## v44
==> flow/design.v <==
`timescale 1ns / 1ps
module md5_operation(input [1:0] round, input [3:0] phase, input [511:0] message, input [127:0] current_state, output [127:0] next_state);
	assign next_state = {current_state[31:0], round_operation(round, phase, message, current_state), current_state[95:32]};
	function [4:0] S(input [1:0] round, input [3:0] phase);
		case({round,phase[1:0]})
			4'b00_00: S = 5'd7;
			4'b00_01: S = 5'd12;
			4'b00_10: S = 5'd17;
			4'b00_11: S = 5'd22;
			4'b01_00: S = 5'd5;
			4'b01_01: S = 5'd9;
			4'b01_10: S = 5'd14;
			4'b01_11: S = 5'd20;
			4'b10_00: S = 5'd4;
			4'b10_01: S = 5'd11;
			4'b10_10: S = 5'd16;
			4'b10_11: S = 5'd23;
			4'b11_00: S = 5'd6;
			4'b11_01: S = 5'd10;
			4'b11_10: S = 5'd15;
			4'b11_11: S = 5'd21;
		endcase
	endfunction
	function [3:0] K(input [1:0] round, input [3:0] phase);
		case( {round, phase} )
			6'b00_0000: K = 4'd0; 
			6'b00_0001: K = 4'd1; 
			6'b00_0010: K = 4'd2; 
			6'b00_0011: K = 4'd3; 
			6'b00_0100: K = 4'd4; 
			6'b00_0101: K = 4'd5; 
			6'b00_0110: K = 4'd6; 
			6'b00_0111: K = 4'd7; 
			6'b00_1000: K = 4'd8; 
			6'b00_1001: K = 4'd9; 
			6'b00_1010: K = 4'd10; 
			6'b00_1011: K = 4'd11; 
			6'b00_1100: K = 4'd12; 
			6'b00_1101: K = 4'd13; 
			6'b00_1110: K = 4'd14; 
			6'b00_1111: K = 4'd15; 
			6'b01_0000: K = 4'd1; 
			6'b01_0001: K = 4'd6; 
			6'b01_0010: K = 4'd11; 
			6'b01_0011: K = 4'd0; 
			6'b01_0100: K = 4'd5; 
			6'b01_0101: K = 4'd10; 
			6'b01_0110: K = 4'd15; 
			6'b01_0111: K = 4'd4; 
			6'b01_1000: K = 4'd9; 
			6'b01_1001: K = 4'd14; 
			6'b01_1010: K = 4'd3; 
			6'b01_1011: K = 4'd8; 
			6'b01_1100: K = 4'd13; 
			6'b01_1101: K = 4'd2; 
			6'b01_1110: K = 4'd7; 
			6'b01_1111: K = 4'd12; 
			6'b10_0000: K = 4'd5; 
			6'b10_0001: K = 4'd8; 
			6'b10_0010: K = 4'd11; 
			6'b10_0011: K = 4'd14; 
			6'b10_0100: K = 4'd1; 
			6'b10_0101: K = 4'd4; 
			6'b10_0110: K = 4'd7; 
			6'b10_0111: K = 4'd10; 
			6'b10_1000: K = 4'd13; 
			6'b10_1001: K = 4'd0; 
			6'b10_1010: K = 4'd3; 
			6'b10_1011: K = 4'd6; 
			6'b10_1100: K = 4'd9; 
			6'b10_1101: K = 4'd12; 
			6'b10_1110: K = 4'd15; 
			6'b10_1111: K = 4'd2; 
			6'b11_0000: K = 4'd0; 
			6'b11_0001: K = 4'd7; 
			6'b11_0010: K = 4'd14; 
			6'b11_0011: K = 4'd5; 
			6'b11_0100: K = 4'd12; 
			6'b11_0101: K = 4'd3; 
			6'b11_0110: K = 4'd10; 
			6'b11_0111: K = 4'd1; 
			6'b11_1000: K = 4'd8; 
			6'b11_1001: K = 4'd15; 
			6'b11_1010: K = 4'd6; 
			6'b11_1011: K = 4'd13; 
			6'b11_1100: K = 4'd4; 
			6'b11_1101: K = 4'd11; 
			6'b11_1110: K = 4'd2; 
			default:    K = 4'd9; 
		endcase
	endfunction
	function [31:0] T(input [1:0] round, input [3:0] phase);
		case( {round, phase} )
			6'b00_0000: T = 32'hd76aa478;
			6'b00_0001: T = 32'he8c7b756;
			6'b00_0010: T = 32'h242070db;
			6'b00_0011: T = 32'hc1bdceee;
			6'b00_0100: T = 32'hf57c0faf;
			6'b00_0101: T = 32'h4787c62a;
			6'b00_0110: T = 32'ha8304613;
			6'b00_0111: T = 32'hfd469501;
			6'b00_1000: T = 32'h698098d8;
			6'b00_1001: T = 32'h8b44f7af;
			6'b00_1010: T = 32'hffff5bb1;
			6'b00_1011: T = 32'h895cd7be;
			6'b00_1100: T = 32'h6b901122;
			6'b00_1101: T = 32'hfd987193;
			6'b00_1110: T = 32'ha679438e;
			6'b00_1111: T = 32'h49b40821;
			6'b01_0000: T = 32'hf61e2562;
			6'b01_0001: T = 32'hc040b340;
			6'b01_0010: T = 32'h265e5a51;
			6'b01_0011: T = 32'he9b6c7aa;
			6'b01_0100: T = 32'hd62f105d;
			6'b01_0101: T = 32'h02441453;
			6'b01_0110: T = 32'hd8a1e681;
			6'b01_0111: T = 32'he7d3fbc8;
			6'b01_1000: T = 32'h21e1cde6;
			6'b01_1001: T = 32'hc33707d6;
			6'b01_1010: T = 32'hf4d50d87;
			6'b01_1011: T = 32'h455a14ed;
			6'b01_1100: T = 32'ha9e3e905;
			6'b01_1101: T = 32'hfcefa3f8;
			6'b01_1110: T = 32'h676f02d9;
			6'b01_1111: T = 32'h8d2a4c8a;
			6'b10_0000: T = 32'hfffa3942;
			6'b10_0001: T = 32'h8771f681;
			6'b10_0010: T = 32'h6d9d6122;
			6'b10_0011: T = 32'hfde5380c;
			6'b10_0100: T = 32'ha4beea44;
			6'b10_0101: T = 32'h4bdecfa9;
			6'b10_0110: T = 32'hf6bb4b60;
			6'b10_0111: T = 32'hbebfbc70;
			6'b10_1000: T = 32'h289b7ec6;
			6'b10_1001: T = 32'heaa127fa;
			6'b10_1010: T = 32'hd4ef3085;
			6'b10_1011: T = 32'h04881d05;
			6'b10_1100: T = 32'hd9d4d039;
			6'b10_1101: T = 32'he6db99e5;
			6'b10_1110: T = 32'h1fa27cf8;
			6'b10_1111: T = 32'hc4ac5665;
			6'b11_0000: T = 32'hf4292244;
			6'b11_0001: T = 32'h432aff97;
			6'b11_0010: T = 32'hab9423a7;
			6'b11_0011: T = 32'hfc93a039;
			6'b11_0100: T = 32'h655b59c3;
			6'b11_0101: T = 32'h8f0ccc92;
			6'b11_0110: T = 32'hffeff47d;
			6'b11_0111: T = 32'h85845dd1;
			6'b11_1000: T = 32'h6fa87e4f;
			6'b11_1001: T = 32'hfe2ce6e0;
			6'b11_1010: T = 32'ha3014314;
			6'b11_1011: T = 32'h4e0811a1;
			6'b11_1100: T = 32'hf7537e82;
			6'b11_1101: T = 32'hbd3af235;
			6'b11_1110: T = 32'h2ad7d2bb;
			6'b11_1111: T = 32'heb86d391;
			default:    T = 32'hxxxxxxxx;
		endcase
	endfunction
	function [31:0] round_operation(input [1:0] round, input [3:0] phase, input [511:0] message, input [127:0] current_state);
		reg [31:0] a, b, c, d;
		reg [31:0] before_shift;
		begin
			{a, b, c, d} = current_state;
			case(round)
				2'b00:   before_shift = (b&c | ~b&d);    
				2'b01:   before_shift = (b&d | c& ~d);   
				2'b10:   before_shift = (b ^ c ^ d);     
				default: before_shift = (c ^ (b | ~d));  
			endcase
			before_shift = before_shift + a + message[480-32*K(round,phase) +: 32] + T(round, phase);
			round_operation = b + ((before_shift << S(round, phase)) | (before_shift >> (32-S(round, phase))));
		end
	endfunction
endmodule
`timescale 1ns / 1ps
module md5_iter(output wire [127:0] digest_o, output reg valid, output reg [63:0] value, input clk, rst, input [63:0] message, input new_message);
	reg [1:0] round;
	reg [3:0] phase;
	reg [127:0] digest;
	wire [511:0] padded_message;
	reg [127:0] current_state;
	wire [127:0] next_state;
	reg idle;
	always @ (posedge clk) begin
		if( rst ) begin
			round <= 2'd0;
			phase <= 4'd0;
			valid <= 1'b0;
			current_state <= {32'h67452301, 32'hefcdab89, 32'h98badcfe, 32'h10325476};
			digest <= 128'd0;
			value <= 128'd0;
			idle <= 1'b1;
		end
		else begin
			if( idle ) begin
				round <= 2'd0;
				phase <= 4'd0;
				current_state <= {32'h67452301, 32'hefcdab89, 32'h98badcfe, 32'h10325476};
				idle <= ~new_message;
				if( new_message ) begin
					value <= message;
					valid <= 1'b0;
					digest <= 128'd0;
				end
			end
			else begin
				phase <= phase + 4'd1;
				if( phase == 4'd15 ) begin
					round <= round + 2'd1;
					if( round == 2'd3 ) begin
						valid <= 1'b1;
						digest <= {next_state[127:96]+32'h67452301, next_state[95:64]+32'hefcdab89,  next_state[63:32]+32'h98badcfe, next_state[31:0]+32'h10325476};
						idle <= 1'b1;
					end
				end
				current_state <= next_state;
			end
		end
	end
	md5_operation md50(.round(round), .phase(phase), .message(padded_message), .current_state(current_state), .next_state(next_state));
    assign digest_o[127:96] = {digest[103:96], digest[111:104], digest[119:112], digest[127:120]};
	assign digest_o[95:64] =  {digest[71:64], digest[79:72], digest[87:80], digest[95:88]};
	assign digest_o[63:32] =  {digest[39:32], digest[47:40], digest[55:48], digest[63:56]};
	assign digest_o[31:0] =  {digest[7:0], digest[15:8], digest[23:16], digest[31:24]};
	assign padded_message = {
		message[39:32], message[47:40], message[55:48], message[63:56],
		message[7:0], message[15:8], message[23:16], message[31:24],
		24'd0, 8'b10000000, 352'd0, 24'd0, 8'd64, 32'd0};
endmodule
Settings: LEC_CHECK=0, ABC_AREA=0, CAP_MARGIN=40, CELL_PAD_IN_SITES_GLOBAL_PLACEMENT=2, CORE_MARGIN=2, CORE_UTILIZATION=33, CTS_CLUSTER_SIZE=45, GPL_ROUTABILITY_DRIVEN=1, GPL_TIMING_DRIVEN=0, HOLD_SLACK_MARGIN=-0.03, MAX_ROUTING_LAYER=met4, PLACE_DENSITY=0.72, SLEW_MARGIN=20, TNS_END_PERCENT=75; clock period 7.45 ns.
run.sh (not shown) runs the stock make flow with config.mk's settings and CLKGATE_MAP_FILE=.
v44 completed end to end; final checks failed (setup timing).
Edits applied to the flow inputs when going from v44 to v30:
Settings: a deleted GPL_TIMING_DRIVEN that had been 0; a change of CAP_MARGIN from 40 to 20; a deleted MAX_ROUTING_LAYER that had been met4; a deleted GPL_ROUTABILITY_DRIVEN that had been 1; a deleted CTS_CLUSTER_SIZE that had been 45; a deleted HOLD_SLACK_MARGIN that had been -0.03; a deleted PLACE_DENSITY that had been 0.72; a deleted CELL_PAD_IN_SITES_GLOBAL_PLACEMENT that had been 2; an added SETUP_SLACK_MARGIN of -0.05; a deleted ABC_AREA that had been 0; a change of CORE_UTILIZATION from 33 to 40; a deleted TNS_END_PERCENT that had been 75; a change of the clock period (ns, I/O delays scaled along) from 7.45 to 9.85.
Results
Compared with v44, in v30 worst hold slack after final layout saw little to no change, largest fanout on the critical path saw a decrease, post-route worst setup slack saw an increase. In v30, the die size came out 17% below the value in v44. The final layout from v30, which completed every stage, passed the timing, design-rule and antenna checks at the end of the flow. Between v30 and v44, the post-detailed-route wirelength per cell is lower for v30. Side by side, initial cell density of the core turned out higher in v30 than in v44. Routed wire length, v30 and v44: larger value in v44.
--- input diff v30..v21 ---
Settings: changing SETUP_SLACK_MARGIN from -0.05 to 1.06; setting ABC_AREA to 1 for the first time; setting CELL_PAD_IN_SITES_GLOBAL_PLACEMENT to 0 for the first time; setting PLACE_DENSITY to 0.72 for the first time; setting GPL_ROUTABILITY_DRIVEN to 1 for the first time; setting MAX_ROUTING_LAYER to met5 for the first time; setting GPL_TIMING_DRIVEN to 1 for the first time; changing CORE_UTILIZATION from 40 to 50; changing the clock period (ns, I/O delays scaled along) from 9.85 to 7.45.
==> results <==
- phase[1] as the launch point of the worst path was reported by v21, and message[63] by v30.
- Re area growth from synthesis to layout: v21 is 22 points up on v30.
- Of v21 and v30, the run reporting the lower clock skew was v30.
- v21 ends up with higher global-route usage than v30 does.
- Delta (v21 minus v30): depth of the critical timing path with buffers and inverters included increased by 56% relative to the old numbers, layout buffer count excluding clock buffers rose by 394, number of resized instances in the post-cts repair step +393, number of cell rows decreased by 12 relative to the old numbers, clock-cell share of area fell by 0.39 points.
- Looking at post-layout instance area, v21 sits above v30.
- v21 finished all stages; layout check result: FAIL, due to antenna rules, setup timing.
For v19, these inputs were changed with respect to v21:
Settings: PLACE_DENSITY no longer set, was 0.72; CORE_UTILIZATION now 58, was 50.
- Run status, v19: aborted in global routing, error GRT-0232
- Reported for v21 and v19, count of different cell masters after synthesis turned out identical to the last digit.
- Looking at area of the placeable core, v19 sits 14% lower than v21 does.
- v19 vs. v21: standard cell area after detailed placement went down by 890 sq um.
- Total die size improves in v19 relative to v21.
For v11, these inputs were changed with respect to v19:
Settings: SETUP_SLACK_MARGIN: 1.06 -> -0.63; GPL_TIMING_DRIVEN: 1 -> 0; CORE_UTILIZATION: 58 -> 46; PLACE_DENSITY: unset -> 0.72.
## What came out
Status v11: flow complete, layout not clean - setup timing
Of v19 and v11, v19 shows the higher number of placed cells counting well taps, with v11 below it.
Comparing v19 and v11, the lower pre-placement core utilization is on v11.
Going from v19 to v11, pre-CTS setup slack lost 2.75 ns, number of buffers inserted by hold repair at cts neither gained nor lost much.


rev 12:
// md5_iter: RTL as listed in full above, without the edits since
export LEC_CHECK = 0
export ABC_AREA = 1
export CAP_MARGIN = 20
export CELL_PAD_IN_SITES_GLOBAL_PLACEMENT = 0
export CORE_MARGIN = 2
export CORE_UTILIZATION = 51
export GPL_ROUTABILITY_DRIVEN = 1
export GPL_TIMING_DRIVEN = 1
export MAX_ROUTING_LAYER = met5
export PLACE_DENSITY = 0.72
export SETUP_SLACK_MARGIN = 1.06
export SLEW_MARGIN = 20
create_clock -name core_clock -period 7.45 [get_ports {clk}]
No crash in rev 12: every stage finished, but the layout fails its final checks due to negative setup slack.
Setup changes, rev 12 to rev 13
==> flow/config.mk <==
export PLATFORM = sky130hd
export DESIGN_NAME = md5_iter
export DESIGN_NICKNAME = md5_iter
export VERILOG_FILES = /design/flow/design.v
export SDC_FILE = /design/flow/constraint.sdc
export NUM_CORES = 4
export LEC_CHECK = 0
export CAP_MARGIN = 20
export CORE_MARGIN = 2
export CORE_UTILIZATION = 40
export SLEW_MARGIN = 20
==> flow/constraint.sdc <==
create_clock -name core_clock -period 10.0 [get_ports {clk}]
set_input_delay 2.0000 -clock core_clock [delete_from_list [all_inputs] [get_ports {clk}]]
set_output_delay 2.0000 -clock core_clock [all_outputs]
set_load 0.01 [all_outputs]
--- outcome ---
- Rev 13 has completed all stages; timing, DRC and antenna checks passed.
- Against rev 12, worst hold slack in rev 13 came out worse.
- Summary of rev 13 over rev 12: number of buffers outside the clock class in the layout -457, slew at the pin with the worst max-slew slack -0.10 ns, path length in cells of the critical path -22.
- From rev 12 to rev 13 the numbers moved as follows: synthesized chip area reported by yosys rose about 3%; setup slack rose 1.36 ns.
- NOTE: wire length in rev 13 falls short of that of rev 12


RTL: the design.v shown in full above, as it stands there.
make LEC_CHECK=0 CAP_MARGIN=20 CORE_MARGIN=2 CORE_UTILIZATION=57 CTS_CLUSTER_SIZE=53 SLEW_MARGIN=25 finish   # period 5.47 ns
The baseline aborted during global routing.
Edit:
- CORE_UTILIZATION: 57 -> 52
- CTS_CLUSTER_SIZE: 53 -> 98
- SLEW_MARGIN: 25 -> 20
- clock period: 5.47 -> 8.02 ns (I/O delays scaled with it)
This time the run ran to the end with violations: negative setup slack.
Synthesized cell count does not change.
Die size goes up by 9.4%.
Synthesized area stays the same.


Setup of north:
Starts from the design.v that is shown in full above.
Settings: LEC_CHECK=0, ABC_AREA=1, CAP_MARGIN=20, CORE_ASPECT_RATIO=0.5, CORE_MARGIN=2, CORE_UTILIZATION=72, CTS_CLUSTER_DIAMETER=398, CTS_CLUSTER_SIZE=98, SLEW_MARGIN=20; clock period 5.8 ns.
north never completed; the flow aborted with a tool error in detailed placement.
For south, these inputs were changed with respect to north:
==> flow/config.mk <==
export PLATFORM = sky130hd
export DESIGN_NAME = md5_iter
export DESIGN_NICKNAME = md5_iter
export VERILOG_FILES = /design/flow/design.v
export SDC_FILE = /design/flow/constraint.sdc
export NUM_CORES = 4
export LEC_CHECK = 0
export CAP_MARGIN = 20
export CORE_MARGIN = 2
export CORE_UTILIZATION = 40
export CTS_CLUSTER_DIAMETER = 103
export MAX_ROUTING_LAYER = met4
export PLACE_DENSITY = 0.51
export SLEW_MARGIN = 20
==> flow/constraint.sdc <==
create_clock -name core_clock -period 10.0 [get_ports {clk}]
set_input_delay 2.0000 -clock core_clock [delete_from_list [all_inputs] [get_ports {clk}]]
set_output_delay 2.0000 -clock core_clock [all_outputs]
set_load 0.01 [all_outputs]
==> comparison <==
Both conditions hold for south: the flow ran to the end and the final layout passed the timing, design-rule and antenna checks. Synthesized area per cell: higher on south. | unique cell type count in the Yosys netlist | south vs north | about 35% higher |. Post-synthesis async set-or-reset flop share essentially unchanged between south and north. On die size: between south and north, it ends up higher for south.
### south -> east
diff --git a/flow/config.mk b/flow/config.mk
--- a/flow/config.mk
+++ b/flow/config.mk
@@ -7,3 +7,7 @@
 export LEC_CHECK = 0
+export ABC_AREA = 1
 export CAP_MARGIN = 20
+export CELL_PAD_IN_SITES_DETAIL_PLACEMENT = 2
+export CELL_PAD_IN_SITES_GLOBAL_PLACEMENT = 1
+export CORE_ASPECT_RATIO = 0.57
 export CORE_MARGIN = 2
@@ -11,4 +15,8 @@
 export CTS_CLUSTER_DIAMETER = 103
-export MAX_ROUTING_LAYER = met4
-export PLACE_DENSITY = 0.51
-export SLEW_MARGIN = 20
+export CTS_CLUSTER_SIZE = 93
+export GPL_ROUTABILITY_DRIVEN = 0
+export HOLD_SLACK_MARGIN = 0.05
+export MAX_ROUTING_LAYER = met5
+export SETUP_SLACK_MARGIN = 2.08
+export SLEW_MARGIN = 15
+export TNS_END_PERCENT = 45
Results
east failed in detailed placement with DPL-0033.
The dominant combinational cell family by area after synthesis comes out simple AND/OR/NAND/NOR gates in one run and AND-OR/OR-AND gates in the other, namely in east and south respectively.
Taking south as the reference, in east yosys stat chip area shrank by 2.9%; portion of the post-synthesis area used by sequential elements picked up an extra 0.72 points; fraction of the mapped netlist area in compound gates decreased 3.9 points.
## Diff of input files: west against east
diff --git a/flow/config.mk b/flow/config.mk
--- a/flow/config.mk
+++ b/flow/config.mk
@@ -7,5 +7,5 @@
 export LEC_CHECK = 0
-export ABC_AREA = 1
+export ABC_AREA = 0
 export CAP_MARGIN = 20
-export CELL_PAD_IN_SITES_DETAIL_PLACEMENT = 2
+export CELL_PAD_IN_SITES_DETAIL_PLACEMENT = 1
 export CELL_PAD_IN_SITES_GLOBAL_PLACEMENT = 1
@@ -13,3 +13,3 @@
 export CORE_MARGIN = 2
-export CORE_UTILIZATION = 40
+export CORE_UTILIZATION = 60
 export CTS_CLUSTER_DIAMETER = 103
Results
Diff east -> west | cell area after technology mapping | increase of 3.0%
Per the comparison of west with east, area of the die went down by about 30%, Yosys chip area went up by 820 sq um, net count entering floorplan went down by about 13%, floorplan die height went down by about 17%.
Relative to east, total cells reported by yosys after synthesis has decreased by 14% in west.
Of the runs west and east, none of them finished clean.
Horizontal die dimension delta for west relative to east: about 17% lower
In west the area fraction in and, or, nand and nor cells after synthesis turned out 11 points lower than in east.
Relative to west, the following input files were edited for middle:
==> flow/config.mk <==
export PLATFORM = sky130hd
export DESIGN_NAME = md5_iter
export DESIGN_NICKNAME = md5_iter
export VERILOG_FILES = /design/flow/design.v
export SDC_FILE = /design/flow/constraint.sdc
export NUM_CORES = 4
export LEC_CHECK = 0
export CAP_MARGIN = 20
export CORE_MARGIN = 2
export CORE_UTILIZATION = 55
export CTS_CLUSTER_SIZE = 61
export SLEW_MARGIN = 20
==> flow/constraint.sdc <==
create_clock -name core_clock -period 8.45 [get_ports {clk}]
set_input_delay 1.6900 -clock core_clock [delete_from_list [all_inputs] [get_ports {clk}]]
set_output_delay 1.6900 -clock core_clock [all_outputs]
set_load 0.01 [all_outputs]
==> results <==
west did not finish: a tool error stopped it during detailed placement. Nothing crashed in middle and all stages finished; the problem is that the final layout failed, the offending checks being negative setup slack. Reported for middle and west, post-synthesis cell count turned out identical to the last digit. Comparing middle against west, there is no change at all in fraction of the yosys area taken by sequential cells. Horizontal extent of the die shrinks by more than 10% when moving from west to middle. Re floorplan-stage core utilization: middle and west aren't equal, and the higher value belongs to west. Synthesized-area fraction occupied by and/or/nand/nor cells: west vs middle identical. Re fraction of synthesized cell area in xor and xnor cells: no difference whatsoever between west and middle. The die used by middle is larger than the one used by west. Between middle and west, the AND-OR/OR-AND share of the synthesized area figures differ only marginally.
